`design/flow/config.mk`:
```
export PLATFORM = sky130hd
export DESIGN_NAME = fairArb
export DESIGN_NICKNAME = fairArb
export VERILOG_FILES = /design/flow/design.v
export SDC_FILE = /design/flow/constraint.sdc
export NUM_CORES = 4
export LEC_CHECK = 0
export CAP_MARGIN = 10
export CELL_PAD_IN_SITES_DETAIL_PLACEMENT = 1
export CELL_PAD_IN_SITES_GLOBAL_PLACEMENT = 1
export CORE_ASPECT_RATIO = 0.88
export CORE_MARGIN = 2
export CORE_UTILIZATION = 40
export GPL_ROUTABILITY_DRIVEN = 0
export GPL_TIMING_DRIVEN = 0
export HOLD_SLACK_MARGIN = 0.21
export MAX_ROUTING_LAYER = met4
export MIN_ROUTING_LAYER = met2
export PLACE_DENSITY_LB_ADDON = 0.26
export SETUP_SLACK_MARGIN = 1.11
export SLEW_MARGIN = 25
export TNS_END_PERCENT = 40
```
`design/flow/constraint.sdc`:
```
create_clock -name core_clock -period 4.0 [get_ports {clk}]
set_input_delay 0.8000 -clock core_clock [delete_from_list [all_inputs] [get_ports {clk}]]
set_output_delay 0.8000 -clock core_clock [all_outputs]
set_load 0.01 [all_outputs]
```
`design/flow/design.v`:
```
module fairArb (
	input logic [15:0] bids,
	output logic [15:0] wins,
	input logic get_next_win,
	input logic clk,
	input logic rst
		);
	parameter SIZE = 3;
	parameter S0=3'b000, S1=3'b001, S2=3'b010, S3=3'b011, S4=3'b100, S5=3'b101, S6=3'b110;
	logic [SIZE-1:0] state;
	logic [SIZE-1:0] next_state;
	logic [3:0] dec1;
	logic [3:0] dec2;
	logic [15:0] bid1;
	logic [15:0] bid2;
	logic [15:0] b [15:0];
	logic [15:0] d [15:0];
	logic [15:0] out_check;
	logic [3:0] new_priority;
	logic [3:0] pr_in;
	logic [15:0] bids_cycle_f;
	logic [3:0] priority_f;
	logic [3:0] priority_d;
	logic [15:0] wins_d;
	logic sB, sD;
	logic [1:0] sC;
	always @ (*) begin
		case (sC)
			2'b00: priority_d = dec2;
			2'b01: priority_d = priority_f;
			2'b10: priority_d = pr_in;
			2'b11: priority_d = 0;
		endcase
	end
	always @ (*) begin
		case (sB)
			1'b0: wins_d = bid1;
			1'b1: wins_d = bid2;
		endcase
	end
	always @ (*) begin
		case (sD)
			1'b0: begin
				bid2 = out_check;
				pr_in = new_priority + 1;
			end
			1'b1: begin
				bid2 = d[priority_f];
				pr_in = priority_f + 1;
			end
		endcase
	end
	always @ (*) begin
		bids_cycle_f = bids;
		next_state = S0;
		new_priority = 4'd0;
		out_check = 16'd0;
		if ((bids_cycle_f & 16'd1) != 16'b0) begin
			bid1 = 16'd1;
		end
		else if ((bids_cycle_f & 16'd2) != 16'b0) begin
			bid1 = 16'd2;
		end
		else if ((bids_cycle_f & 16'd4) != 16'b0) begin
			bid1 = 16'd4;
		end
		else if ((bids_cycle_f & 16'd8) != 16'b0) begin
			bid1 = 16'd8;
		end
		else if ((bids_cycle_f & 16'd16) != 16'b0) begin
			bid1 = 16'd16;
		end
		else if ((bids_cycle_f & 16'd32) != 16'b0) begin
			bid1 = 16'd32;
		end
		else if ((bids_cycle_f & 16'd64) != 16'b0) begin
			bid1 = 16'd64;
		end
		else if ((bids_cycle_f & 16'd128) != 16'b0) begin
			bid1 = 16'd128;
		end
		else if ((bids_cycle_f & 16'd256) != 16'b0) begin
			bid1 = 16'd256;
		end
		else if ((bids_cycle_f & 16'd512) != 16'b0) begin
			bid1 = 16'd512;
		end
		else if ((bids_cycle_f & 16'd1024) != 16'b0) begin
			bid1 = 16'd1024;
		end
		else if ((bids_cycle_f & 16'd2048) != 16'b0) begin
			bid1 = 16'd2048;
		end
		else if ((bids_cycle_f & 16'd4096) != 16'b0) begin
			bid1 = 16'd4096;
		end
		else if ((bids_cycle_f & 16'd8192) != 16'b0) begin
			bid1 = 16'd8192;
		end
		else if ((bids_cycle_f & 16'd16384) != 16'b0) begin
			bid1 = 16'd16384;
		end
		else if ((bids_cycle_f & 16'd32768) != 16'b0) begin
			bid1 = 16'd32768;
		end
		else begin
			bid1 = 0;
		end
		d[0] = bids_cycle_f & 16'd1;
		b[0] = (bids_cycle_f & 16'd1) >> 0;
		d[1] = bids_cycle_f & 16'd2;
		b[1] = (bids_cycle_f & 16'd2) >> 1;
		d[2] = bids_cycle_f & 16'd4;
		b[2] = (bids_cycle_f & 16'd4) >> 2;
		d[3] = bids_cycle_f & 16'd8;
		b[3] = (bids_cycle_f & 16'd8) >> 3;
		d[4] = bids_cycle_f & 16'd16;
		b[4] = (bids_cycle_f & 16'd16) >> 4;
		d[5] = bids_cycle_f & 16'd32;
		b[5] = (bids_cycle_f & 16'd32) >> 5;
		d[6] = bids_cycle_f & 16'd64;
		b[6] = (bids_cycle_f & 16'd64) >> 6;
		d[7] = bids_cycle_f & 16'd128;
		b[7] = (bids_cycle_f & 16'd128) >> 7;
		d[8] = bids_cycle_f & 16'd256;
		b[8] = (bids_cycle_f & 16'd256) >> 8;
		d[9] = bids_cycle_f & 16'd512;
		b[9] = (bids_cycle_f & 16'd512) >> 9;
		d[10] = bids_cycle_f & 16'd1024;
		b[10] = (bids_cycle_f & 16'd1024) >> 10;
		d[11] = bids_cycle_f & 16'd2048;
		b[11] = (bids_cycle_f & 16'd2048) >> 11;
		d[12] = bids_cycle_f & 16'd4096;
		b[12] = (bids_cycle_f & 16'd4096) >> 12;
		d[13] = bids_cycle_f & 16'd8192;
		b[13] = (bids_cycle_f & 16'd8192) >> 13;
		d[14] = bids_cycle_f & 16'd16384;
		b[14] = (bids_cycle_f & 16'd16384) >> 14;
		d[15] = bids_cycle_f & 16'd32768;
		b[15] = (bids_cycle_f & 16'd32768) >> 15;
                case (wins_d)
                16'd1: begin
                        dec1 = 0;
                end
                16'd2: begin
                        dec1 = 1;
                end
                16'd4: begin
                        dec1 = 2;
                end
                16'd8: begin
                        dec1 = 3;
                end
                16'd16: begin
                        dec1 = 4;
                end
                16'd32: begin
                        dec1 = 5;
                end
                16'd64: begin
                        dec1 = 6;
                end
                16'd128: begin
                        dec1 = 7;
                end
                16'd256: begin
                        dec1 = 8;
                end
                16'd512: begin
                        dec1 = 9;
                end
                16'd1024: begin
                        dec1 = 10;
                end
                16'd2048: begin
                        dec1 = 11;
                end
                16'd4096: begin
                        dec1 = 12;
                end
                16'd8192: begin
                        dec1 = 13;
                end
                16'd16384: begin
                        dec1 = 14;
                end
                16'd32768: begin
                        dec1 = 15;
                end
                default: begin
                        dec1 = 0;
                end
                endcase
		dec2 = dec1 + 1'b1;
		sD = b[priority_f] & 1'b1;
		if (bids_cycle_f == 16'b0) begin
			out_check = 16'b0;
			new_priority = new_priority;
		end
		else begin
			case (priority_f)
			5'd0: begin
			case (1'b1)
			b[1]: begin
			  new_priority = 1;
			  out_check = d[1];
			end
			b[2]: begin
			  new_priority = 2;
			  out_check = d[2];
			end
			b[3]: begin
			  new_priority = 3;
			  out_check = d[3];
			end
			b[4]: begin
			  new_priority = 4;
			  out_check = d[4];
			end
			b[5]: begin
			  new_priority = 5;
			  out_check = d[5];
			end
			b[6]: begin
			  new_priority = 6;
			  out_check = d[6];
			end
			b[7]: begin
			  new_priority = 7;
			  out_check = d[7];
			end
			b[8]: begin
			  new_priority = 8;
			  out_check = d[8];
			end
			b[9]: begin
			  new_priority = 9;
			  out_check = d[9];
			end
			b[10]: begin
			  new_priority = 10;
			  out_check = d[10];
			end
			b[11]: begin
			  new_priority = 11;
			  out_check = d[11];
			end
			b[12]: begin
			  new_priority = 12;
			  out_check = d[12];
			end
			b[13]: begin
			  new_priority = 13;
			  out_check = d[13];
			end
			b[14]: begin
			  new_priority = 14;
			  out_check = d[14];
			end
			b[15]: begin
			  new_priority = 15;
			  out_check = d[15];
			end
			endcase
			end
			5'd1: begin
			case (1'b1)
			b[2]: begin
			  new_priority = 2;
			  out_check = d[2];
			end
			b[3]: begin
			  new_priority = 3;
			  out_check = d[3];
			end
			b[4]: begin
			  new_priority = 4;
			  out_check = d[4];
			end
			b[5]: begin
			  new_priority = 5;
			  out_check = d[5];
			end
			b[6]: begin
			  new_priority = 6;
			  out_check = d[6];
			end
			b[7]: begin
			  new_priority = 7;
			  out_check = d[7];
			end
			b[8]: begin
			  new_priority = 8;
			  out_check = d[8];
			end
			b[9]: begin
			  new_priority = 9;
			  out_check = d[9];
			end
			b[10]: begin
			  new_priority = 10;
			  out_check = d[10];
			end
			b[11]: begin
			  new_priority = 11;
			  out_check = d[11];
			end
			b[12]: begin
			  new_priority = 12;
			  out_check = d[12];
			end
			b[13]: begin
			  new_priority = 13;
			  out_check = d[13];
			end
			b[14]: begin
			  new_priority = 14;
			  out_check = d[14];
			end
			b[15]: begin
			  new_priority = 15;
			  out_check = d[15];
			end
			b[0]: begin
			  new_priority = 0;
			  out_check = d[0];
			end
			endcase
			end
			5'd2: begin
			case (1'b1)
			b[3]: begin
			  new_priority = 3;
			  out_check = d[3];
			end
			b[4]: begin
			  new_priority = 4;
			  out_check = d[4];
			end
			b[5]: begin
			  new_priority = 5;
			  out_check = d[5];
			end
			b[6]: begin
			  new_priority = 6;
			  out_check = d[6];
			end
			b[7]: begin
			  new_priority = 7;
			  out_check = d[7];
			end
			b[8]: begin
			  new_priority = 8;
			  out_check = d[8];
			end
			b[9]: begin
			  new_priority = 9;
			  out_check = d[9];
			end
			b[10]: begin
			  new_priority = 10;
			  out_check = d[10];
			end
			b[11]: begin
			  new_priority = 11;
			  out_check = d[11];
			end
			b[12]: begin
			  new_priority = 12;
			  out_check = d[12];
			end
			b[13]: begin
			  new_priority = 13;
			  out_check = d[13];
			end
			b[14]: begin
			  new_priority = 14;
			  out_check = d[14];
			end
			b[15]: begin
			  new_priority = 15;
			  out_check = d[15];
			end
			b[0]: begin
			  new_priority = 0;
			  out_check = d[0];
			end
			b[1]: begin
			  new_priority = 1;
			  out_check = d[1];
			end
			endcase
			end
			5'd3: begin
			case (1'b1)
			b[4]: begin
			  new_priority = 4;
			  out_check = d[4];
			end
			b[5]: begin
			  new_priority = 5;
			  out_check = d[5];
			end
			b[6]: begin
			  new_priority = 6;
			  out_check = d[6];
			end
			b[7]: begin
			  new_priority = 7;
			  out_check = d[7];
			end
			b[8]: begin
			  new_priority = 8;
			  out_check = d[8];
			end
			b[9]: begin
			  new_priority = 9;
			  out_check = d[9];
			end
			b[10]: begin
			  new_priority = 10;
			  out_check = d[10];
			end
			b[11]: begin
			  new_priority = 11;
			  out_check = d[11];
			end
			b[12]: begin
			  new_priority = 12;
			  out_check = d[12];
			end
			b[13]: begin
			  new_priority = 13;
			  out_check = d[13];
			end
			b[14]: begin
			  new_priority = 14;
			  out_check = d[14];
			end
			b[15]: begin
			  new_priority = 15;
			  out_check = d[15];
			end
			b[0]: begin
			  new_priority = 0;
			  out_check = d[0];
			end
			b[1]: begin
			  new_priority = 1;
			  out_check = d[1];
			end
			b[2]: begin
			  new_priority = 2;
			  out_check = d[2];
			end
			endcase
			end
			5'd4: begin
			case (1'b1)
			b[5]: begin
			  new_priority = 5;
			  out_check = d[5];
			end
			b[6]: begin
			  new_priority = 6;
			  out_check = d[6];
			end
			b[7]: begin
			  new_priority = 7;
			  out_check = d[7];
			end
			b[8]: begin
			  new_priority = 8;
			  out_check = d[8];
			end
			b[9]: begin
			  new_priority = 9;
			  out_check = d[9];
			end
			b[10]: begin
			  new_priority = 10;
			  out_check = d[10];
			end
			b[11]: begin
			  new_priority = 11;
			  out_check = d[11];
			end
			b[12]: begin
			  new_priority = 12;
			  out_check = d[12];
			end
			b[13]: begin
			  new_priority = 13;
			  out_check = d[13];
			end
			b[14]: begin
			  new_priority = 14;
			  out_check = d[14];
			end
			b[15]: begin
			  new_priority = 15;
			  out_check = d[15];
			end
			b[0]: begin
			  new_priority = 0;
			  out_check = d[0];
			end
			b[1]: begin
			  new_priority = 1;
			  out_check = d[1];
			end
			b[2]: begin
			  new_priority = 2;
			  out_check = d[2];
			end
			b[3]: begin
			  new_priority = 3;
			  out_check = d[3];
			end
			endcase
			end
			5'd5: begin
			case (1'b1)
			b[6]: begin
			  new_priority = 6;
			  out_check = d[6];
			end
			b[7]: begin
			  new_priority = 7;
			  out_check = d[7];
			end
			b[8]: begin
			  new_priority = 8;
			  out_check = d[8];
			end
			b[9]: begin
			  new_priority = 9;
			  out_check = d[9];
			end
			b[10]: begin
			  new_priority = 10;
			  out_check = d[10];
			end
			b[11]: begin
			  new_priority = 11;
			  out_check = d[11];
			end
			b[12]: begin
			  new_priority = 12;
			  out_check = d[12];
			end
			b[13]: begin
			  new_priority = 13;
			  out_check = d[13];
			end
			b[14]: begin
			  new_priority = 14;
			  out_check = d[14];
			end
			b[15]: begin
			  new_priority = 15;
			  out_check = d[15];
			end
			b[0]: begin
			  new_priority = 0;
			  out_check = d[0];
			end
			b[1]: begin
			  new_priority = 1;
			  out_check = d[1];
			end
			b[2]: begin
			  new_priority = 2;
			  out_check = d[2];
			end
			b[3]: begin
			  new_priority = 3;
			  out_check = d[3];
			end
			b[4]: begin
			  new_priority = 4;
			  out_check = d[4];
			end
			endcase
			end
			5'd6: begin
			case (1'b1)
			b[7]: begin
			  new_priority = 7;
			  out_check = d[7];
			end
			b[8]: begin
			  new_priority = 8;
			  out_check = d[8];
			end
			b[9]: begin
			  new_priority = 9;
			  out_check = d[9];
			end
			b[10]: begin
			  new_priority = 10;
			  out_check = d[10];
			end
			b[11]: begin
			  new_priority = 11;
			  out_check = d[11];
			end
			b[12]: begin
			  new_priority = 12;
			  out_check = d[12];
			end
			b[13]: begin
			  new_priority = 13;
			  out_check = d[13];
			end
			b[14]: begin
			  new_priority = 14;
			  out_check = d[14];
			end
			b[15]: begin
			  new_priority = 15;
			  out_check = d[15];
			end
			b[0]: begin
			  new_priority = 0;
			  out_check = d[0];
			end
			b[1]: begin
			  new_priority = 1;
			  out_check = d[1];
			end
			b[2]: begin
			  new_priority = 2;
			  out_check = d[2];
			end
			b[3]: begin
			  new_priority = 3;
			  out_check = d[3];
			end
			b[4]: begin
			  new_priority = 4;
			  out_check = d[4];
			end
			b[5]: begin
			  new_priority = 5;
			  out_check = d[5];
			end
			endcase
			end
			5'd7: begin
			case (1'b1)
			b[8]: begin
			  new_priority = 8;
			  out_check = d[8];
			end
			b[9]: begin
			  new_priority = 9;
			  out_check = d[9];
			end
			b[10]: begin
			  new_priority = 10;
			  out_check = d[10];
			end
			b[11]: begin
			  new_priority = 11;
			  out_check = d[11];
			end
			b[12]: begin
			  new_priority = 12;
			  out_check = d[12];
			end
			b[13]: begin
			  new_priority = 13;
			  out_check = d[13];
			end
			b[14]: begin
			  new_priority = 14;
			  out_check = d[14];
			end
			b[15]: begin
			  new_priority = 15;
			  out_check = d[15];
			end
			b[0]: begin
			  new_priority = 0;
			  out_check = d[0];
			end
			b[1]: begin
			  new_priority = 1;
			  out_check = d[1];
			end
			b[2]: begin
			  new_priority = 2;
			  out_check = d[2];
			end
			b[3]: begin
			  new_priority = 3;
			  out_check = d[3];
			end
			b[4]: begin
			  new_priority = 4;
			  out_check = d[4];
			end
			b[5]: begin
			  new_priority = 5;
			  out_check = d[5];
			end
			b[6]: begin
			  new_priority = 6;
			  out_check = d[6];
			end
			endcase
			end
			5'd8: begin
			case (1'b1)
			b[9]: begin
			  new_priority = 9;
			  out_check = d[9];
			end
			b[10]: begin
			  new_priority = 10;
			  out_check = d[10];
			end
			b[11]: begin
			  new_priority = 11;
			  out_check = d[11];
			end
			b[12]: begin
			  new_priority = 12;
			  out_check = d[12];
			end
			b[13]: begin
			  new_priority = 13;
			  out_check = d[13];
			end
			b[14]: begin
			  new_priority = 14;
			  out_check = d[14];
			end
			b[15]: begin
			  new_priority = 15;
			  out_check = d[15];
			end
			b[0]: begin
			  new_priority = 0;
			  out_check = d[0];
			end
			b[1]: begin
			  new_priority = 1;
			  out_check = d[1];
			end
			b[2]: begin
			  new_priority = 2;
			  out_check = d[2];
			end
			b[3]: begin
			  new_priority = 3;
			  out_check = d[3];
			end
			b[4]: begin
			  new_priority = 4;
			  out_check = d[4];
			end
			b[5]: begin
			  new_priority = 5;
			  out_check = d[5];
			end
			b[6]: begin
			  new_priority = 6;
			  out_check = d[6];
			end
			b[7]: begin
			  new_priority = 7;
			  out_check = d[7];
			end
			endcase
			end
			5'd9: begin
			case (1'b1)
			b[10]: begin
			  new_priority = 10;
			  out_check = d[10];
			end
			b[11]: begin
			  new_priority = 11;
			  out_check = d[11];
			end
			b[12]: begin
			  new_priority = 12;
			  out_check = d[12];
			end
			b[13]: begin
			  new_priority = 13;
			  out_check = d[13];
			end
			b[14]: begin
			  new_priority = 14;
			  out_check = d[14];
			end
			b[15]: begin
			  new_priority = 15;
			  out_check = d[15];
			end
			b[0]: begin
			  new_priority = 0;
			  out_check = d[0];
			end
			b[1]: begin
			  new_priority = 1;
			  out_check = d[1];
			end
			b[2]: begin
			  new_priority = 2;
			  out_check = d[2];
			end
			b[3]: begin
			  new_priority = 3;
			  out_check = d[3];
			end
			b[4]: begin
			  new_priority = 4;
			  out_check = d[4];
			end
			b[5]: begin
			  new_priority = 5;
			  out_check = d[5];
			end
			b[6]: begin
			  new_priority = 6;
			  out_check = d[6];
			end
			b[7]: begin
			  new_priority = 7;
			  out_check = d[7];
			end
			b[8]: begin
			  new_priority = 8;
			  out_check = d[8];
			end
			endcase
			end
			5'd10: begin
			case (1'b1)
			b[11]: begin
			  new_priority = 11;
			  out_check = d[11];
			end
			b[12]: begin
			  new_priority = 12;
			  out_check = d[12];
			end
			b[13]: begin
			  new_priority = 13;
			  out_check = d[13];
			end
			b[14]: begin
			  new_priority = 14;
			  out_check = d[14];
			end
			b[15]: begin
			  new_priority = 15;
			  out_check = d[15];
			end
			b[0]: begin
			  new_priority = 0;
			  out_check = d[0];
			end
			b[1]: begin
			  new_priority = 1;
			  out_check = d[1];
			end
			b[2]: begin
			  new_priority = 2;
			  out_check = d[2];
			end
			b[3]: begin
			  new_priority = 3;
			  out_check = d[3];
			end
			b[4]: begin
			  new_priority = 4;
			  out_check = d[4];
			end
			b[5]: begin
			  new_priority = 5;
			  out_check = d[5];
			end
			b[6]: begin
			  new_priority = 6;
			  out_check = d[6];
			end
			b[7]: begin
			  new_priority = 7;
			  out_check = d[7];
			end
			b[8]: begin
			  new_priority = 8;
			  out_check = d[8];
			end
			b[9]: begin
			  new_priority = 9;
			  out_check = d[9];
			end
			endcase
			end
			5'd11: begin
			case (1'b1)
			b[12]: begin
			  new_priority = 12;
			  out_check = d[12];
			end
			b[13]: begin
			  new_priority = 13;
			  out_check = d[13];
			end
			b[14]: begin
			  new_priority = 14;
			  out_check = d[14];
			end
			b[15]: begin
			  new_priority = 15;
			  out_check = d[15];
			end
			b[0]: begin
			  new_priority = 0;
			  out_check = d[0];
			end
			b[1]: begin
			  new_priority = 1;
			  out_check = d[1];
			end
			b[2]: begin
			  new_priority = 2;
			  out_check = d[2];
			end
			b[3]: begin
			  new_priority = 3;
			  out_check = d[3];
			end
			b[4]: begin
			  new_priority = 4;
			  out_check = d[4];
			end
			b[5]: begin
			  new_priority = 5;
			  out_check = d[5];
			end
			b[6]: begin
			  new_priority = 6;
			  out_check = d[6];
			end
			b[7]: begin
			  new_priority = 7;
			  out_check = d[7];
			end
			b[8]: begin
			  new_priority = 8;
			  out_check = d[8];
			end
			b[9]: begin
			  new_priority = 9;
			  out_check = d[9];
			end
			b[10]: begin
			  new_priority = 10;
			  out_check = d[10];
			end
			endcase
			end
			5'd12: begin
			case (1'b1)
			b[13]: begin
			  new_priority = 13;
			  out_check = d[13];
			end
			b[14]: begin
			  new_priority = 14;
			  out_check = d[14];
			end
			b[15]: begin
			  new_priority = 15;
			  out_check = d[15];
			end
			b[0]: begin
			  new_priority = 0;
			  out_check = d[0];
			end
			b[1]: begin
			  new_priority = 1;
			  out_check = d[1];
			end
			b[2]: begin
			  new_priority = 2;
			  out_check = d[2];
			end
			b[3]: begin
			  new_priority = 3;
			  out_check = d[3];
			end
			b[4]: begin
			  new_priority = 4;
			  out_check = d[4];
			end
			b[5]: begin
			  new_priority = 5;
			  out_check = d[5];
			end
			b[6]: begin
			  new_priority = 6;
			  out_check = d[6];
			end
			b[7]: begin
			  new_priority = 7;
			  out_check = d[7];
			end
			b[8]: begin
			  new_priority = 8;
			  out_check = d[8];
			end
			b[9]: begin
			  new_priority = 9;
			  out_check = d[9];
			end
			b[10]: begin
			  new_priority = 10;
			  out_check = d[10];
			end
			b[11]: begin
			  new_priority = 11;
			  out_check = d[11];
			end
			endcase
			end
			5'd13: begin
			case (1'b1)
			b[14]: begin
			  new_priority = 14;
			  out_check = d[14];
			end
			b[15]: begin
			  new_priority = 15;
			  out_check = d[15];
			end
			b[0]: begin
			  new_priority = 0;
			  out_check = d[0];
			end
			b[1]: begin
			  new_priority = 1;
			  out_check = d[1];
			end
			b[2]: begin
			  new_priority = 2;
			  out_check = d[2];
			end
			b[3]: begin
			  new_priority = 3;
			  out_check = d[3];
			end
			b[4]: begin
			  new_priority = 4;
			  out_check = d[4];
			end
			b[5]: begin
			  new_priority = 5;
			  out_check = d[5];
			end
			b[6]: begin
			  new_priority = 6;
			  out_check = d[6];
			end
			b[7]: begin
			  new_priority = 7;
			  out_check = d[7];
			end
			b[8]: begin
			  new_priority = 8;
			  out_check = d[8];
			end
			b[9]: begin
			  new_priority = 9;
			  out_check = d[9];
			end
			b[10]: begin
			  new_priority = 10;
			  out_check = d[10];
			end
			b[11]: begin
			  new_priority = 11;
			  out_check = d[11];
			end
			b[12]: begin
			  new_priority = 12;
			  out_check = d[12];
			end
			endcase
			end
			5'd14: begin
			case (1'b1)
			b[15]: begin
			  new_priority = 15;
			  out_check = d[15];
			end
			b[0]: begin
			  new_priority = 0;
			  out_check = d[0];
			end
			b[1]: begin
			  new_priority = 1;
			  out_check = d[1];
			end
			b[2]: begin
			  new_priority = 2;
			  out_check = d[2];
			end
			b[3]: begin
			  new_priority = 3;
			  out_check = d[3];
			end
			b[4]: begin
			  new_priority = 4;
			  out_check = d[4];
			end
			b[5]: begin
			  new_priority = 5;
			  out_check = d[5];
			end
			b[6]: begin
			  new_priority = 6;
			  out_check = d[6];
			end
			b[7]: begin
			  new_priority = 7;
			  out_check = d[7];
			end
			b[8]: begin
			  new_priority = 8;
			  out_check = d[8];
			end
			b[9]: begin
			  new_priority = 9;
			  out_check = d[9];
			end
			b[10]: begin
			  new_priority = 10;
			  out_check = d[10];
			end
			b[11]: begin
			  new_priority = 11;
			  out_check = d[11];
			end
			b[12]: begin
			  new_priority = 12;
			  out_check = d[12];
			end
			b[13]: begin
			  new_priority = 13;
			  out_check = d[13];
			end
			endcase
			end
			5'd15: begin
			case (1'b1)
			b[0]: begin
			  new_priority = 0;
			  out_check = d[0];
			end
			b[1]: begin
			  new_priority = 1;
			  out_check = d[1];
			end
			b[2]: begin
			  new_priority = 2;
			  out_check = d[2];
			end
			b[3]: begin
			  new_priority = 3;
			  out_check = d[3];
			end
			b[4]: begin
			  new_priority = 4;
			  out_check = d[4];
			end
			b[5]: begin
			  new_priority = 5;
			  out_check = d[5];
			end
			b[6]: begin
			  new_priority = 6;
			  out_check = d[6];
			end
			b[7]: begin
			  new_priority = 7;
			  out_check = d[7];
			end
			b[8]: begin
			  new_priority = 8;
			  out_check = d[8];
			end
			b[9]: begin
			  new_priority = 9;
			  out_check = d[9];
			end
			b[10]: begin
			  new_priority = 10;
			  out_check = d[10];
			end
			b[11]: begin
			  new_priority = 11;
			  out_check = d[11];
			end
			b[12]: begin
			  new_priority = 12;
			  out_check = d[12];
			end
			b[13]: begin
			  new_priority = 13;
			  out_check = d[13];
			end
			b[14]: begin
			  new_priority = 14;
			  out_check = d[14];
			end
			endcase
			end
			endcase
		end
        case (state)
        S0: begin
			sB = 0;
			sC = 2'b11;
			next_state = S1;
        end
        S1: begin
			sB = 0;
			sC = 2'b00;
			next_state = S2;
		end
		S2: begin
			sB = 1;
			if (get_next_win == 1)  begin
				if (bids_cycle_f == 16'b0) begin
					sC = 2'b01;
				end
				else begin
					sC = 2'b10;
				end
			end
			else begin
				sC = 2'b01;
			end
			next_state = S2;
		end
		default: begin
			sC = 2'b11;
			sB = 0;
		end
		endcase
	end
	always @ (posedge clk) begin
		if (~rst) begin
			wins <= 0;
		end
		else begin
			wins <= wins_d;
		end
	end
	always @ (posedge clk) begin
		if (~rst) begin
			priority_f <= 0;
		end
		else begin
			priority_f <= priority_d;
		end
	end
	always @ (posedge clk) begin
		if (~rst) begin
			state <= S0;
		end
		else begin
			state <= next_state;
		end
	end
endmodule
```
`design/flow/run.sh`:
```
#!/bin/bash
# the make line also repeats each setting of config.mk as NAME=value (left out here)
make -C /OpenROAD-flow-scripts/flow DESIGN_CONFIG=/design/flow/config.mk WORK_HOME=/design/flow/orfs CLKGATE_MAP_FILE= finish
```
==> results.toml, run 1 <==
# yosys + openroad results
[synthesis]
netlist_top_cells_count = "32 x nand2_1, 31 x nor2_1, 25 x a21oi_1"
logic_family = "simple AND/OR/NAND/NOR gates"
async_flop_share_pct = 0
ys_seq_share_pct = 17.1
ys_area_um2 = 2700
avgSynthCellArea_um2 = 7.11
ys_types = 84
syn_inst = 379
top_cell = "nand2_1"
ys_sh_adder_pct = 0.464
yosys_warnings = 3
synthXorXnorAreaFrac_pct = 0
area_leaders = "dfxtp_1 17%, a21oi_1 4.6%, nand2_1 4.5%"
ys_cells = 379
ys_ff = 23
yosysTopAreaCell = "dfxtp_1"
ys_sh_mux_pct = 0.836
syn-num-nets = 399
enable_flop_cells = 0
top_area_share_pct = 17.1
synth_top_flop_cell = "dfxtp_1"
ys_sh_aoi_pct = 34.6
synth_area_um2 = 2700
yosys.area_share.simple_pct = 39.7

[die]
die_w_um = 91.5
core-area_um2 = 6620
initCoreUtil_pct = 40.7
rows = 28
die-area_um2 = 7410
io_pins = 35
dieHeight_um = 81

[status]
tool.error = "[ERROR GRT-0116] Global routing finished with congestion. Check the congestion regions in the DRC Viewer."
lastStage = "5_1_grt"
status = "aborted with a tool error"

[cts]
h-tree-depth = 1
cts-root-buf = "clkbuf_8"
ctsHoldBuffers = 0
clock_path_buffers = 2
clock_sinks = 23
cts_buffers = 3

[placed_design]
dpl_worst_slack_ps = -460
dp_hpwl_um = 9000
dp.cells = 496
numPortBuffers = 27

[grt]
grt-ovfl-total = 74
grtUsageTotal_pct = 72.4
## routing by layer
layer,overflow,GRT usage [%]
met1,-,-
met2,1,77.4
met3,72,86.1
met4,1,39.8
met5,-,-
## through the flow
stage,total power (uW),TNS [ps],instance area [um^2]
CTS,806,0,3740
detailed placement,566,-837,3080
global placement,559,-649,3080
floorplan,456,0,2700
## timing repair
action | 4_1_cts
endpoints found under the setup margin | 19
cloned | 0
pin swaps | 35
resized | 88
buffers inserted | 45
==> inputs of run 2 (changes only) <==
Settings changed: CAP_MARGIN 10 to 20, CELL_PAD_IN_SITES_DETAIL_PLACEMENT 1 to default, CELL_PAD_IN_SITES_GLOBAL_PLACEMENT 1 to default, CORE_ASPECT_RATIO 0.88 to default, CORE_UTILIZATION 40 to 57, CTS_CLUSTER_DIAMETER from default to 41, GPL_ROUTABILITY_DRIVEN 0 to default, GPL_TIMING_DRIVEN 0 to default, HOLD_SLACK_MARGIN 0.21 to default, MAX_ROUTING_LAYER met4 to default, MIN_ROUTING_LAYER met2 to default, PLACE_DENSITY_LB_ADDON 0.26 to default, SETUP_SLACK_MARGIN 1.11 to 0.65, SLEW_MARGIN 25 to 20, TNS_END_PERCENT 40 to 5.
Clock period 4.0 ns to 2.47 ns, I/O delays scaled along.
==> results.toml, run 2 <==
# yosys + openroad results
[status]
status = "aborted with a tool error"
lastStage = "5_1_grt"
tool.error = "[ERROR GRT-0116] Global routing finished with congestion. Check the congestion regions in the DRC Viewer."

[synthesis]
netlist_top_cells_count = "32 x nand2_1, 31 x nor2_1, 25 x a21oi_1"
ys_types = 84
yosysTopAreaCell = "dfxtp_1"
synth_area_um2 = 2700
ys_seq_share_pct = 17.1
yosys.area_share.simple_pct = 39.7
synth_top_flop_cell = "dfxtp_1"
enable_flop_cells = 0
yosys_warnings = 3
synthXorXnorAreaFrac_pct = 0
top_cell = "nand2_1"
ys_sh_aoi_pct = 34.6
logic_family = "simple AND/OR/NAND/NOR gates"
ys_sh_adder_pct = 0.464
top_area_share_pct = 17.1
ys_ff = 23
ys_sh_mux_pct = 0.836
avgSynthCellArea_um2 = 7.11
syn-num-nets = 399
ys_cells = 379
syn_inst = 379
ys_area_um2 = 2700
async_flop_share_pct = 0
area_leaders = "dfxtp_1 17%, a21oi_1 4.6%, nand2_1 4.5%"

[die]
core-area_um2 = 4630
dieHeight_um = 72.8
die-area_um2 = 5290
die_w_um = 72.8
io_pins = 35
initCoreUtil_pct = 58.2
rows = 25

[grt]
grt-ovfl-total = 45
grtUsageTotal_pct = 72.5

[placed_design]
numPortBuffers = 34
dp_hpwl_um = 10200
placedInstanceArea_um2 = 4200
gp_congestion = 1.11

[cts]
h-tree-depth = 1
clock_path_buffers = 2
cts_buffers = 3
clock_sinks = 23
cts-root-buf = "clkbuf_8"
## run 2: what timing repair did
item / in CTS
hold buffers: 0
setup endpoints to repair: 20
gates resized: 69
buffers inserted: 6
pin swaps: 25
## run 2: layer usage
layer / overflow / global-route usage [%]
met5: 0 / 13.1
met2: 19 / 93.6
met3: 0 / 52.3
met4: 26 / 77.4
met1: 0 / 70.2
## run 2: per-stage QoR
| step | cells | TNS, ps | setup WS, ps | utilization [%] | power, uW |
|---|---|---|---|---|---|
| CTS | 609 | -2120 | -656 | 95.8 | 1390 |
| detailed placement | 599 | -11500 | -1390 | 90.8 | 1110 |
| global placement | 599 | -9140 | -1120 | 90.8 | 1070 |
| floorplan | 379 | -1120 | -550 | - | 739 |
==> inputs of run 3 (changes only) <==
Settings changed: CTS_CLUSTER_DIAMETER 41 to 42, SETUP_SLACK_MARGIN 0.65 to 0.71, TNS_END_PERCENT 5 to 35.
Clock period 2.47 ns to 3.87 ns, I/O delays scaled along.
==> results.toml, run 3 <==
# generated from flow reports
[final_timing]
slew_violations = 0
fin_crit_sh_pct = 87.7
slew_headroom_pct = 27.2
fin_tns_setup_ps = 0
min_period_ps = 3400
worstMarginPinSlew_ps = 1090
skew_ps = 1.49
max_freq_mhz = 295
hold_ws_ps = 444
finalHoldViolCount = 0
setup_viol = 0
rsz0062_at_grt = "true"

[setup_path]
timing.rr.end = "priority_f[1]$_SDFFE_PN0P_"
start_kind = "primary input"
crit_chain = "clkdlybuf4s15_1, inv_1, or3_1, a32o_2, o211ai_2, nor2_4, buf_6, a22oi_2, and4_1, nand4_1, ha_2, inv_1, o21ai_1, a21oi_1, nor2_1"
crit_slowest_cell = "or3_1"
end_kind = "flop"
critPathKind = "primary input to flop"
crit_start = "bids[9]"
timing.critical_path.to = "priority_f[1]$_SDFFE_PN0P_"
cpMostUsedCell = "inv_1"
critical_path.top_delay_family = "simple AND/OR/NAND/NOR gates"
slowest_delay_ps = 370
rr_worst_depth = 14
arrival_ps = 3580
worst-path-stages = 15
cp_num_buf_inv = 4
r2r_slack_ps = 550
crit_required_ps = 4050
r2r-start = "priority_f[3]$_SDFFE_PN0P_"
path_max_fanout = 6

[die]
io_pins = 35
core-area_um2 = 4630
rows = 25
initCoreUtil_pct = 58.2
dieHeight_um = 72.8
die_w_um = 72.8
die-area_um2 = 5290

[grt]
grt-ovfl-total = 0
grt_pass1_wl_um = 17700
grt_pass1_vias = 3573
grtUsageTotal_pct = 43.4
grt_max_degree = 26
antenna_found_initial = 0

[route]
drt_iter0_drc = 590
routedWlPerCell_um = 22.3
insertedDiodeCount = 0
ant_nets = 0
wl_um = 12200
viasPerCell = 7.19
drc = 0
dr.pass1.iters = 7
dr_total_vias = 3931

[synthesis]
synth_top_flop_cell = "dfxtp_1"
syn-num-nets = 399
enable_flop_cells = 0
ys_ff = 23
top_cell = "nand2_1"
ys_cells = 379
ys_sh_aoi_pct = 34.6
area_leaders = "dfxtp_1 17%, a21oi_1 4.6%, nand2_1 4.5%"
synthXorXnorAreaFrac_pct = 0
top_area_share_pct = 17.1
ys_sh_mux_pct = 0.836
logic_family = "simple AND/OR/NAND/NOR gates"
ys_seq_share_pct = 17.1
yosys_warnings = 3
ys_types = 84
synth_area_um2 = 2700
yosysTopAreaCell = "dfxtp_1"
syn_inst = 379
async_flop_share_pct = 0
avgSynthCellArea_um2 = 7.11
ys_sh_adder_pct = 0.464
ys_area_um2 = 2700
netlist_top_cells_count = "32 x nand2_1, 31 x nor2_1, 25 x a21oi_1"
yosys.area_share.simple_pct = 39.7

[power_and_ir_drop]
seqPwrFrac_pct = 31.6
p_comb_share_pct = 51.0
peakVddDrop_uv = 303
p_comb_uw = 432
switching_power_uw = 339
leakage_uw = 0.00163
power.density_nw_per_um2 = 214
clk-power_uw = 147
p_seq_uw = 268
power_frac_clock_pct = 17.4
switching_share_pct = 40.0
power-top-group = "combinational logic"
intPower_uw = 508

[hold_path]
min_from = "state[0]$_DFF_P_"
worstHoldPathCells = 1
hp-class = "flop to flop"
hold_end = "state[2]$_DFF_P_"

[cells_and_area]
area_growth_pct = 47.1
fin_area_um2 = 3960
nets = 514
instances_no_fill = 547
postLayoutCoreUtil_pct = 85.6

[cts]
clock_sinks = 23
cts_buffers = 3
clkTransAtPathRegs_ps = 70
h-tree-depth = 1
ctsHoldBuffers = 0
clkLatencyLatePin_ps = 270
cts_tree = "done"
cts-root-buf = "clkbuf_8"
clock_path_buffers = 2

[status]
status = "complete, no violations"

[flow_run]
maxCapViolations = 0
warning_count = 31

[placed_design]
dp_hpwl_um = 8490
dp.cells = 513
gp_congestion = 1.04
numPortBuffers = 34
placedInstanceArea_um2 = 3530
-- run 3: area by class of cell --
cell class,count,area [um^2]
repair buffers,141,1130
inverters,11,41.3
flip-flops and latches,23,465
multi-input cells,314,2220
fillers,280,666
clock buffers,4,45.0
well taps,54,67.6
-- run 3: what timing repair did --
item,CTS,global route
setup buffers,15,15
pin swaps,23,28
hold endpoints to repair,0,0
resized,46,44
setup endpoints to repair,4,4
-- run 3: per-layer routing --
layer	global-route usage, %	vias to the layer above	wire, um
met4	21.6	0	928
met2	68.8	380	5270
met1	55.6	1781	4570
met5	0	-	0
li1	-	1663	-
met3	9.25	107	1400
-- run 3: metrics by stage --
| step | worst slack, ps | total power [uW] |
|---|---|---|
| 4_1_cts | 475 | 795 |
| 3_5_place_dp | -128 | 623 |
| 3_3_place_gp | -23.9 | 611 |
| 5_1_grt | 330 | 876 |
| 2_1_floorplan | 570 | 472 |
| 6_report | 474 | 847 |
==> inputs of run 4 (changes only) <==
Settings changed: CAP_MARGIN 20 to 5, CELL_PAD_IN_SITES_GLOBAL_PLACEMENT from default to 0, CORE_UTILIZATION 57 to 65, CTS_CLUSTER_DIAMETER 42 to 43, CTS_CLUSTER_SIZE from default to 79, GPL_ROUTABILITY_DRIVEN from default to 1, GPL_TIMING_DRIVEN from default to 1, MAX_ROUTING_LAYER from default to met4, SETUP_SLACK_MARGIN 0.71 to -0.1, TNS_END_PERCENT 35 to default.
Clock period 3.87 ns to 3.4 ns, I/O delays scaled along.
==> results.toml, run 4 <==
# yosys + openroad results
[synthesis]
synth_area_um2 = 2700
ys_cells = 379
yosys_warnings = 3
async_flop_share_pct = 0
ys_seq_share_pct = 17.1
yosysTopAreaCell = "dfxtp_1"
ys_area_um2 = 2700
avgSynthCellArea_um2 = 7.11
area_leaders = "dfxtp_1 17%, a21oi_1 4.6%, nand2_1 4.5%"
top_area_share_pct = 17.1
syn-num-nets = 399
syn_inst = 379
netlist_top_cells_count = "32 x nand2_1, 31 x nor2_1, 25 x a21oi_1"
logic_family = "simple AND/OR/NAND/NOR gates"
ys_sh_adder_pct = 0.464
yosys.area_share.simple_pct = 39.7
enable_flop_cells = 0
ys_types = 84
synthXorXnorAreaFrac_pct = 0
ys_ff = 23
top_cell = "nand2_1"
synth_top_flop_cell = "dfxtp_1"
ys_sh_aoi_pct = 34.6
ys_sh_mux_pct = 0.836

[cts]
cts_buffers = 3
clock_path_buffers = 2
clock_sinks = 23
h-tree-depth = 1
cts-root-buf = "clkbuf_8"

[grt]
grtUsageTotal_pct = 84.1
grt-ovfl-total = 108

[placed_design]
gp_congestion = 1.14
dpl_worst_slack_ps = -551
dp_hpwl_um = 9500
numPortBuffers = 34
placedInstanceArea_um2 = 3720

[die]
die_w_um = 68.4
initCoreUtil_pct = 67.4
core-area_um2 = 4000
dieHeight_um = 68.4
rows = 23
die-area_um2 = 4680
io_pins = 35

[status]
status = "aborted with a tool error"
lastStage = "5_1_grt"
tool.error = "[ERROR GRT-0116] Global routing finished with congestion. Check the congestion regions in the DRC Viewer."
[run 4: what timing repair did]
action,4_1_cts
setup buffers,6
hold buffers,0
pin swaps,13
gates resized,33
endpoints found under the setup margin,2
hold endpoints to repair,0
[run 4: routing by layer]
| metal | track usage, % | overflow |
|---|---|---|
| met5 | - | - |
| met4 | 94.8 | 34 |
| met3 | 57.7 | 0 |
| met2 | 105 | 74 |
| met1 | 78.5 | 0 |
[run 4: per-stage QoR]
step | cells | hold slack, ps | setup TNS (ps)
4_1_cts | 545 | 487 | -193
3_5_place_dp | 535 | 431 | -1310
3_3_place_gp | 535 | 432 | -753
2_1_floorplan | 379 | 412 | 0
==> inputs of run 5 (changes only) <==
Settings changed: ABC_AREA from default to 1, CELL_PAD_IN_SITES_DETAIL_PLACEMENT from default to 1, CELL_PAD_IN_SITES_GLOBAL_PLACEMENT 0 to 3, CORE_MARGIN 2 to 3, CORE_UTILIZATION 65 to 51, CTS_CLUSTER_DIAMETER 43 to 174, GPL_TIMING_DRIVEN 1 to 0, HOLD_SLACK_MARGIN from default to 0.24, MIN_ROUTING_LAYER from default to met2, PLACE_DENSITY_LB_ADDON from default to 0.09, SETUP_SLACK_MARGIN -0.1 to 0.11, SLEW_MARGIN 20 to 15, TNS_END_PERCENT from default to 85.
Clock period 3.4 ns to 5.56 ns, I/O delays scaled along.
==> results.toml, run 5 <==
# yosys + openroad results
[synthesis]
ys_seq_share_pct = 17.1
ys_sh_adder_pct = 0.465
top_area_share_pct = 29.1
ys_sh_aoi_pct = 10.5
ys_ff = 23
top_cell = "nand2_1"
ys_area_um2 = 2690
netlist_top_cells_count = "209 x nand2_1, 85 x nor2_1, 67 x inv_1"
syn_inst = 537
syn-num-nets = 557
ys_sh_mux_pct = 0
logic_family = "simple AND/OR/NAND/NOR gates"
ys_types = 29
yosysTopAreaCell = "nand2_1"
enable_flop_cells = 0
yosys_warnings = 3
synth_area_um2 = 2690
ys_cells = 537
synthXorXnorAreaFrac_pct = 0
synth_top_flop_cell = "dfxtp_1"
area_leaders = "nand2_1 29%, dfxtp_1 17%, nor2_1 12%"
async_flop_share_pct = 0
avgSynthCellArea_um2 = 5.01
yosys.area_share.simple_pct = 59.3

[die]
rows = 25
core-area_um2 = 4910
die_w_um = 78.7
initCoreUtil_pct = 54.8
die-area_um2 = 6190
dieHeight_um = 78.7

[status]
tool.error = "[ERROR FLW-0024] Place density exceeds 1.0 (current PLACE_DENSITY_LB_ADDON =  0.09). Please check if the value of  PLACE_DENSITY_LB_ADDON is between 0 and 0.99."
lastStage = "3_1_place_gp_skip_io"
status = "aborted with a tool error"
==> inputs of run 6 (changes only) <==
Settings changed: ABC_AREA 1 to default, CAP_MARGIN 5 to 20, CELL_PAD_IN_SITES_DETAIL_PLACEMENT 1 to default, CELL_PAD_IN_SITES_GLOBAL_PLACEMENT 3 to default, CORE_MARGIN 3 to 2, CORE_UTILIZATION 51 to 58, CTS_CLUSTER_DIAMETER 174 to default, CTS_CLUSTER_SIZE 79 to default, GPL_ROUTABILITY_DRIVEN 1 to default, GPL_TIMING_DRIVEN 0 to default, HOLD_SLACK_MARGIN 0.24 to default, MAX_ROUTING_LAYER met4 to default, MIN_ROUTING_LAYER met2 to default, PLACE_DENSITY_LB_ADDON 0.09 to default, SETUP_SLACK_MARGIN 0.11 to 0.81, SLEW_MARGIN 15 to 20, TNS_END_PERCENT 85 to default.
Clock period 5.56 ns to 3.26 ns, I/O delays scaled along.
==> results.toml, run 6 <==
# yosys + openroad results
[synthesis]
top_cell = "nand2_1"
ys_seq_share_pct = 17.1
yosys.area_share.simple_pct = 39.7
yosys_warnings = 3
ys_area_um2 = 2700
synthXorXnorAreaFrac_pct = 0
netlist_top_cells_count = "32 x nand2_1, 31 x nor2_1, 25 x a21oi_1"
top_area_share_pct = 17.1
async_flop_share_pct = 0
ys_ff = 23
ys_sh_aoi_pct = 34.6
avgSynthCellArea_um2 = 7.11
logic_family = "simple AND/OR/NAND/NOR gates"
synth_top_flop_cell = "dfxtp_1"
syn_inst = 379
yosysTopAreaCell = "dfxtp_1"
ys_cells = 379
ys_types = 84
ys_sh_adder_pct = 0.464
enable_flop_cells = 0
synth_area_um2 = 2700
syn-num-nets = 399
ys_sh_mux_pct = 0.836
area_leaders = "dfxtp_1 17%, a21oi_1 4.6%, nand2_1 4.5%"

[status]
tool.error = "[ERROR GRT-0116] Global routing finished with congestion. Check the congestion regions in the DRC Viewer."
lastStage = "5_1_grt"
status = "aborted with a tool error"

[die]
initCoreUtil_pct = 61.1
die-area_um2 = 5210
core-area_um2 = 4410
dieHeight_um = 72.2
die_w_um = 72.2
io_pins = 35
rows = 24

[placed_design]
gp_congestion = 1.12
dp_hpwl_um = 8590
numPortBuffers = 34

[cts]
clock_path_buffers = 2
cts-root-buf = "clkbuf_8"
clock_sinks = 23
cts_buffers = 3
ctsHoldBuffers = 0
h-tree-depth = 1

[grt]
grt-ovfl-total = 2
grtUsageTotal_pct = 69.2
run 6: what timing repair did:
item                       CTS
gates resized               75
buffers inserted            16
setup endpoints to repair   20
pin swaps                   29
run 6: through the flow:
stage | cells | area, um^2 | power, uW | setup WS, ps | hold slack (ps)
after CTS | 577 | 4210 | 1000 | -53.0 | 437
after detailed placement | 557 | 3910 | 783 | -500 | 419
after global placement | 557 | 3910 | 770 | -426 | 416
after floorplan | 379 | 2730 | 565 | 85.2 | 412
run 6: layer usage:
| layer | overflow | track usage, % |
|---|---|---|
| met5 | 0 | 27.3 |
| met3 | 0 | 50.1 |
| met1 | 0 | 72.6 |
| met2 | 2 | 86.4 |
| met4 | 0 | 62.9 |
==> inputs of run 7 (changes only) <==
Settings changed: CORE_UTILIZATION 58 to 60, CTS_CLUSTER_SIZE from default to 100, SETUP_SLACK_MARGIN 0.81 to default.
Clock period 3.26 ns to 3.31 ns, I/O delays scaled along.
==> results.toml, run 7 <==
# yosys + openroad results
[synthesis]
async_flop_share_pct = 0
top_cell = "nand2_1"
area_leaders = "dfxtp_1 17%, a21oi_1 4.6%, nand2_1 4.5%"
syn-num-nets = 399
synth_area_um2 = 2700
netlist_top_cells_count = "32 x nand2_1, 31 x nor2_1, 25 x a21oi_1"
top_area_share_pct = 17.1
ys_sh_mux_pct = 0.836
ys_area_um2 = 2700
logic_family = "simple AND/OR/NAND/NOR gates"
ys_types = 84
syn_inst = 379
yosysTopAreaCell = "dfxtp_1"
synthXorXnorAreaFrac_pct = 0
ys_seq_share_pct = 17.1
avgSynthCellArea_um2 = 7.11
ys_ff = 23
synth_top_flop_cell = "dfxtp_1"
ys_sh_aoi_pct = 34.6
ys_cells = 379
yosys_warnings = 3
enable_flop_cells = 0
yosys.area_share.simple_pct = 39.7
ys_sh_adder_pct = 0.464

[die]
io_pins = 35
initCoreUtil_pct = 61.9
die_w_um = 71.0
die-area_um2 = 5040
core-area_um2 = 4350
rows = 24
dieHeight_um = 71.0

[cts]
clock_path_buffers = 2
cts_buffers = 3
ctsHoldBuffers = 0
clock_sinks = 23
cts-root-buf = "clkbuf_8"
h-tree-depth = 1

[placed_design]
placedInstanceArea_um2 = 3840
dp_hpwl_um = 8720
dpl_worst_slack_ps = -625
gp_congestion = 1.09
numPortBuffers = 34

[status]
tool.error = "[ERROR GRT-0232] Routing congestion too high. Check the congestion heatmap in the GUI."
status = "aborted with a tool error"
lastStage = "5_1_grt"

[grt]
grtUsageTotal_pct = 78.6
grt-ovfl-total = 82
-- run 7: layer usage --
layer	global-route usage, %	overflow
met2	96.5	48
met4	83.4	33
met1	78.6	1
met5	4.04	0
met3	61.5	0
-- run 7: stage by stage --
stage / instances / hold slack (ps)
global placement: 551 / 415
detailed placement: 551 / 433
floorplan: 379 / 412
CTS: 574 / 454
-- run 7: what timing repair did --
| action | 4_1_cts |
|---|---|
| buffers inserted | 19 |
| hold endpoints to repair | 0 |
| setup endpoints to repair | 2 |
| pin swaps | 23 |
| gates resized | 50 |
==> inputs of run 8 (changes only) <==
Settings changed: CAP_MARGIN 20 to 10, CORE_UTILIZATION 60 to 40, CTS_CLUSTER_SIZE 100 to default, MIN_ROUTING_LAYER from default to met2.
Clock period 3.31 ns to 4.0 ns, I/O delays scaled along.
==> results.toml, run 8 <==
# generated from flow reports
[status]
status = "complete, but fails checks"
violations = "negative setup slack"

[cts]
cts_tree = "done"
post-cts-setup-buffers = 0
clock_sinks = 23
h-tree-depth = 1
cts-resized-gates = 0
ctsHoldBuffers = 0
cts_buffers = 3
clock_path_buffers = 2
clkTransAtPathRegs_ps = 80
cts-root-buf = "clkbuf_8"
clkLatencyLatePin_ps = 280

[synthesis]
synth_top_flop_cell = "dfxtp_1"
syn-num-nets = 399
synth_area_um2 = 2700
ys_area_um2 = 2700
netlist_top_cells_count = "32 x nand2_1, 31 x nor2_1, 25 x a21oi_1"
area_leaders = "dfxtp_1 17%, a21oi_1 4.6%, nand2_1 4.5%"
logic_family = "simple AND/OR/NAND/NOR gates"
ys_sh_aoi_pct = 34.6
yosys_warnings = 3
top_area_share_pct = 17.1
top_cell = "nand2_1"
synthXorXnorAreaFrac_pct = 0
async_flop_share_pct = 0
yosysTopAreaCell = "dfxtp_1"
avgSynthCellArea_um2 = 7.11
ys_sh_mux_pct = 0.836
syn_inst = 379
ys_types = 84
ys_ff = 23
ys_cells = 379
ys_seq_share_pct = 17.1
ys_sh_adder_pct = 0.464
enable_flop_cells = 0
yosys.area_share.simple_pct = 39.7

[cells_and_area]
instances_no_fill = 537
area_growth_pct = 34.1
logic_area_um2 = 2080
postLayoutCoreUtil_pct = 56.3
nets = 480
flop_area_um2 = 460
n_fill_cell = 608

[power_and_ir_drop]
p_comb_uw = 383
peakVddDrop_uv = 197
intPower_uw = 463
leakage_uw = 0.00145
power.density_nw_per_um2 = 220
seqPwrFrac_pct = 32.4
p_seq_uw = 257
switching_power_uw = 331
clk-power_uw = 153
power_frac_clock_pct = 19.3
power-top-group = "combinational logic"
switching_share_pct = 41.7
p_comb_share_pct = 48.3

[grt]
grt_max_degree = 31
antenna_found_initial = 0
grt_pass1_vias = 5296
grtUsageTotal_pct = 51.7
grt_pass1_wl_um = 19400
grt-ovfl-total = 0

[setup_path]
r2r-start = "priority_f[1]$_SDFFE_PN0P_"
arrival_ps = 4200
slowest_delay_ps = 670
rr_worst_depth = 15
crit_slowest_cell = "clkdlybuf4s50_1"
r2r_slack_ps = 140
crit_chain = "clkdlybuf4s50_1, nor2b_1, o31a_1, a21oi_2, nor3b_1, o211ai_1, nand3_1, and4_1, nand4_1, ha_1, inv_1, a41oi_1, a211o_1, a21oi_2"
crit_start = "bids[3]"
end_kind = "flop"
cpMostUsedCell = "a21oi_2"
cp_num_buf_inv = 2
path_max_fanout = 7
crit_required_ps = 4200
start_kind = "primary input"
critPathKind = "primary input to flop"
timing.rr.end = "priority_f[2]$_SDFFE_PN0P_"
worst-path-stages = 14
timing.critical_path.to = "priority_f[2]$_SDFFE_PN0P_"
critical_path.top_delay_family = "AND-OR/OR-AND gates"

[hold_path]
hp-class = "flop to flop"
min_from = "state[0]$_DFF_P_"
worstHoldPathCells = 1
hold_end = "state[2]$_DFF_P_"

[route]
dr.pass1.iters = 37
viasPerCell = 8.89
ant_nets = 0
wl_um = 12300
drt_iter0_drc = 1689
routedWlPerCell_um = 22.9
dr_total_vias = 4772
drc = 0

[final_timing]
rsz0062_at_grt = "false"
setup_viol = 1
finalHoldViolCount = 0
max_freq_mhz = 250
slew_headroom_pct = 38.5
hold_ws_ps = 453
skew_ps = 2.84
min_period_ps = 4010
fin_ws_ps = -5.11
slew_violations = 0
fin_crit_sh_pct = 100
worstMarginPinSlew_ps = 922

[placed_design]
dp.cells = 532
gp_congestion = 1.05
numPortBuffers = 34
dp_hpwl_um = 9090

[die]
core-area_um2 = 6420
io_pins = 35
dieHeight_um = 86.1
initCoreUtil_pct = 42.0
rows = 29
die_w_um = 86.1
die-area_um2 = 7410

[flow_run]
maxCapViolations = 0
warning_count = 26
==> run 8: per-layer routing <==
| layer | GRT usage, % | up-vias | wire length [um] |
|---|---|---|---|
| met5 | 37.8 | - | 104 |
| met4 | 18.8 | 4 | 2030 |
| met3 | 67.7 | 291 | 4850 |
| met2 | 57.6 | 1317 | 5310 |
| li1 | - | 1580 | - |
| met1 | - | 1580 | 0 |
==> run 8: layout make-up <==
| class | instances | area share, % |
|---|---|---|
| tap | 77 | 2.67 |
| sequential | 23 | 12.7 |
| multi-input combinational | 314 | 57.4 |
| timing repair buffer | 107 | 24.7 |
| clock buffer | 4 | 1.25 |
| inverter | 11 | 1.14 |
| antenna | 1 | 0.0692 |
==> run 8: stage by stage <==
step | setup TNS (ps) | area (um^2) | total power, uW | setup slack, ps
2_1_floorplan | 0 | 2700 | 456 | 588
3_5_place_dp | -54.2 | 3520 | 607 | -45.9
3_3_place_gp | 0 | 3520 | 604 | 33.9
6_report | -5.11 | 3610 | 794 | -5.11
4_1_cts | 0 | 3570 | 754 | 220
5_1_grt | 0 | 3610 | 830 | 18.5
==> inputs of run 9 (changes only) <==
Settings changed: CAP_MARGIN 10 to 20, CORE_UTILIZATION 40 to 70, CTS_CLUSTER_SIZE from default to 34, MIN_ROUTING_LAYER met2 to default, SETUP_SLACK_MARGIN from default to 0.15.
Clock period 4.0 ns to 2.65 ns, I/O delays scaled along.
==> results.toml, run 9 <==
# yosys + openroad results
[status]
status = "aborted with a tool error"
lastStage = "3_5_place_dp"
tool.error = "[ERROR DPL-0038] Utilization greater than 100%, impossible to legalize"

[synthesis]
syn-num-nets = 399
ys_types = 84
ys_sh_mux_pct = 0.836
top_cell = "nand2_1"
netlist_top_cells_count = "32 x nand2_1, 31 x nor2_1, 25 x a21oi_1"
avgSynthCellArea_um2 = 7.11
ys_area_um2 = 2700
logic_family = "simple AND/OR/NAND/NOR gates"
yosysTopAreaCell = "dfxtp_1"
ys_sh_adder_pct = 0.464
top_area_share_pct = 17.1
ys_sh_aoi_pct = 34.6
syn_inst = 379
ys_cells = 379
yosys_warnings = 3
ys_seq_share_pct = 17.1
synth_top_flop_cell = "dfxtp_1"
synthXorXnorAreaFrac_pct = 0
async_flop_share_pct = 0
yosys.area_share.simple_pct = 39.7
ys_ff = 23
synth_area_um2 = 2700
enable_flop_cells = 0
area_leaders = "dfxtp_1 17%, a21oi_1 4.6%, nand2_1 4.5%"

[placed_design]
gp_congestion = 1.13
numPortBuffers = 34

[die]
die_w_um = 66.1
die-area_um2 = 4360
initCoreUtil_pct = 73.1
dieHeight_um = 66.1
io_pins = 35
core-area_um2 = 3690
rows = 22
[run 9: per-stage QoR]
step	instance area, um^2	TNS (ps)	hold slack (ps)
floorplan	2730	-673	412
global placement	4100	-5470	423
==> inputs of run 10 (changes only) <==
Settings changed: CORE_UTILIZATION 70 to 66, CTS_CLUSTER_DIAMETER from default to 355, CTS_CLUSTER_SIZE 34 to default, HOLD_SLACK_MARGIN from default to -0.09, SETUP_SLACK_MARGIN 0.15 to -0.28.
Clock period 2.65 ns to 3.59 ns, I/O delays scaled along.
==> results.toml, run 10 <==
# yosys + openroad results
[synthesis]
ys_ff = 23
syn_inst = 379
yosysTopAreaCell = "dfxtp_1"
syn-num-nets = 399
yosys_warnings = 3
ys_cells = 379
synth_area_um2 = 2700
top_cell = "nand2_1"
enable_flop_cells = 0
ys_area_um2 = 2700
avgSynthCellArea_um2 = 7.11
ys_seq_share_pct = 17.1
synthXorXnorAreaFrac_pct = 0
ys_sh_adder_pct = 0.464
yosys.area_share.simple_pct = 39.7
top_area_share_pct = 17.1
async_flop_share_pct = 0
synth_top_flop_cell = "dfxtp_1"
ys_sh_aoi_pct = 34.6
area_leaders = "dfxtp_1 17%, a21oi_1 4.6%, nand2_1 4.5%"
netlist_top_cells_count = "32 x nand2_1, 31 x nor2_1, 25 x a21oi_1"
logic_family = "simple AND/OR/NAND/NOR gates"
ys_sh_mux_pct = 0.836
ys_types = 84

[cts]
cts_buffers = 3
post-cts-setup-buffers = 0
cts-resized-gates = 0
clock_sinks = 23
ctsHoldBuffers = 0
cts-root-buf = "clkbuf_8"
clock_path_buffers = 2
h-tree-depth = 1

[die]
core-area_um2 = 3970
die_w_um = 67.9
rows = 23
io_pins = 35
dieHeight_um = 67.9
initCoreUtil_pct = 67.9
die-area_um2 = 4610

[grt]
grt-ovfl-total = 2
grtUsageTotal_pct = 67.8

[status]
tool.error = "[ERROR GRT-0116] Global routing finished with congestion. Check the congestion regions in the DRC Viewer."
status = "aborted with a tool error"
lastStage = "5_1_grt"

[placed_design]
numPortBuffers = 34
gp_congestion = 1.19
placedInstanceArea_um2 = 3690
dp_hpwl_um = 9340
dpl_worst_slack_ps = -434
run 10: routing by layer:
metal	overflow	GRT usage (%)
met1	0	68.5
met3	0	49.2
met5	0	17.5
met2	2	88.6
met4	0	61.8
run 10: through the flow:
| step | total power, uW | std cells | hold slack (ps) | util [%] | setup TNS, ps |
|---|---|---|---|---|---|
| 4_1_cts | 868 | 534 | 476 | 94.1 | -492 |
| 3_5_place_dp | 698 | 530 | 451 | 92.9 | -920 |
| 3_3_place_gp | 676 | 530 | 420 | 92.9 | -354 |
| 2_1_floorplan | 508 | 379 | 412 | - | 0 |
==> inputs of run 11 (changes only) <==
Settings changed: CAP_MARGIN 20 to 10, CORE_UTILIZATION 66 to 72, CTS_CLUSTER_DIAMETER 355 to default, CTS_CLUSTER_SIZE from default to 14, HOLD_SLACK_MARGIN -0.09 to default, SETUP_SLACK_MARGIN -0.28 to 0.67.
Clock period 3.59 ns to 2.39 ns, I/O delays scaled along.
==> results.toml, run 11 <==
# yosys + openroad results
[status]
lastStage = "3_5_place_dp"
status = "aborted with a tool error"
tool.error = "[ERROR DPL-0038] Utilization greater than 100%, impossible to legalize"

[synthesis]
synth_top_flop_cell = "dfxtp_1"
enable_flop_cells = 0
top_area_share_pct = 17.1
ys_cells = 379
ys_sh_mux_pct = 0.836
yosysTopAreaCell = "dfxtp_1"
area_leaders = "dfxtp_1 17%, a21oi_1 4.6%, nand2_1 4.5%"
top_cell = "nand2_1"
ys_area_um2 = 2700
syn-num-nets = 399
yosys_warnings = 3
logic_family = "simple AND/OR/NAND/NOR gates"
synthXorXnorAreaFrac_pct = 0
synth_area_um2 = 2700
ys_sh_aoi_pct = 34.6
yosys.area_share.simple_pct = 39.7
async_flop_share_pct = 0
ys_ff = 23
avgSynthCellArea_um2 = 7.11
syn_inst = 379
netlist_top_cells_count = "32 x nand2_1, 31 x nor2_1, 25 x a21oi_1"
ys_sh_adder_pct = 0.464
ys_types = 84
ys_seq_share_pct = 17.1

[die]
dieHeight_um = 65.2
core-area_um2 = 3630
initCoreUtil_pct = 74.2
io_pins = 35
rows = 22
die-area_um2 = 4250
die_w_um = 65.2

[placed_design]
gp_congestion = 1.23
numPortBuffers = 34
## run 11: per-stage QoR
step | area [um^2] | total power (uW)
2_1_floorplan | 2880 | 799
3_3_place_gp | 4210 | 1110
==> inputs of run 12 (changes only) <==
Settings changed: CAP_MARGIN 10 to 0, CELL_PAD_IN_SITES_DETAIL_PLACEMENT from default to 0, CORE_MARGIN 2 to 9, CORE_UTILIZATION 72 to 64, CTS_CLUSTER_SIZE 14 to default, MIN_ROUTING_LAYER from default to met1, PLACE_DENSITY_LB_ADDON from default to 0.08, SETUP_SLACK_MARGIN 0.67 to 0.68.
Clock period 2.39 ns to 2.29 ns, I/O delays scaled along.
==> results.toml, run 12 <==
# yosys + openroad results
[status]
status = "aborted with a tool error"
lastStage = "3_5_place_dp"
tool.error = "[ERROR DPL-0038] Utilization greater than 100%, impossible to legalize"

[synthesis]
synth_area_um2 = 2700
ys_area_um2 = 2700
logic_family = "simple AND/OR/NAND/NOR gates"
yosys.area_share.simple_pct = 39.7
ys_ff = 23
ys_sh_aoi_pct = 34.6
ys_seq_share_pct = 17.1
area_leaders = "dfxtp_1 17%, a21oi_1 4.6%, nand2_1 4.5%"
ys_types = 84
synth_top_flop_cell = "dfxtp_1"
yosysTopAreaCell = "dfxtp_1"
synthXorXnorAreaFrac_pct = 0
ys_sh_mux_pct = 0.836
netlist_top_cells_count = "32 x nand2_1, 31 x nor2_1, 25 x a21oi_1"
top_area_share_pct = 17.1
yosys_warnings = 3
enable_flop_cells = 0
syn-num-nets = 399
top_cell = "nand2_1"
avgSynthCellArea_um2 = 7.11
async_flop_share_pct = 0
syn_inst = 379
ys_sh_adder_pct = 0.464
ys_cells = 379

[die]
die_w_um = 82.9
core-area_um2 = 4030
io_pins = 35
dieHeight_um = 82.9
rows = 23
initCoreUtil_pct = 66.9
die-area_um2 = 6870

[placed_design]
numPortBuffers = 34
gp_congestion = 1.25
-- run 12: per-stage QoR --
step              worst slack (ps)  cells  power, uW  hold slack (ps)  setup TNS [ps]
floorplan                     -689    379        835              412           -1650
global placement             -1120    599       1200              417           -9550
==> inputs of run 13 (changes only) <==
Settings changed: ABC_AREA from default to 1, CAP_MARGIN 0 to 10, CELL_PAD_IN_SITES_DETAIL_PLACEMENT 0 to default, CORE_MARGIN 9 to 2, CORE_UTILIZATION 64 to 72, CTS_CLUSTER_SIZE from default to 72, HOLD_SLACK_MARGIN from default to 0.28, MIN_ROUTING_LAYER met1 to default, PLACE_DENSITY_LB_ADDON 0.08 to default, SETUP_SLACK_MARGIN 0.68 to 0.59.
Clock period 2.29 ns to 1.99 ns, I/O delays scaled along.
==> results.toml, run 13 <==
# yosys + openroad results
[status]
tool.error = "[ERROR GPL-0301] Utilization 102.602 % exceeds 100%."
status = "aborted with a tool error"
lastStage = "3_3_place_gp"

[synthesis]
ys_ff = 23
synthXorXnorAreaFrac_pct = 0
top_cell = "nand2_1"
enable_flop_cells = 0
ys_sh_aoi_pct = 10.5
logic_family = "simple AND/OR/NAND/NOR gates"
yosys_warnings = 3
area_leaders = "nand2_1 29%, dfxtp_1 17%, nor2_1 12%"
ys_seq_share_pct = 17.1
avgSynthCellArea_um2 = 5.01
yosysTopAreaCell = "nand2_1"
ys_area_um2 = 2690
ys_types = 29
synth_area_um2 = 2690
async_flop_share_pct = 0
syn-num-nets = 557
ys_sh_adder_pct = 0.465
syn_inst = 537
synth_top_flop_cell = "dfxtp_1"
top_area_share_pct = 29.1
ys_cells = 537
netlist_top_cells_count = "209 x nand2_1, 85 x nor2_1, 67 x inv_1"
yosys.area_share.simple_pct = 59.3
ys_sh_mux_pct = 0

[die]
initCoreUtil_pct = 74.1
rows = 22
core-area_um2 = 3630
die-area_um2 = 4250
io_pins = 35
die_w_um = 65.2
dieHeight_um = 65.2
No activity file was given, so power comes from the tool's default toggle rates.
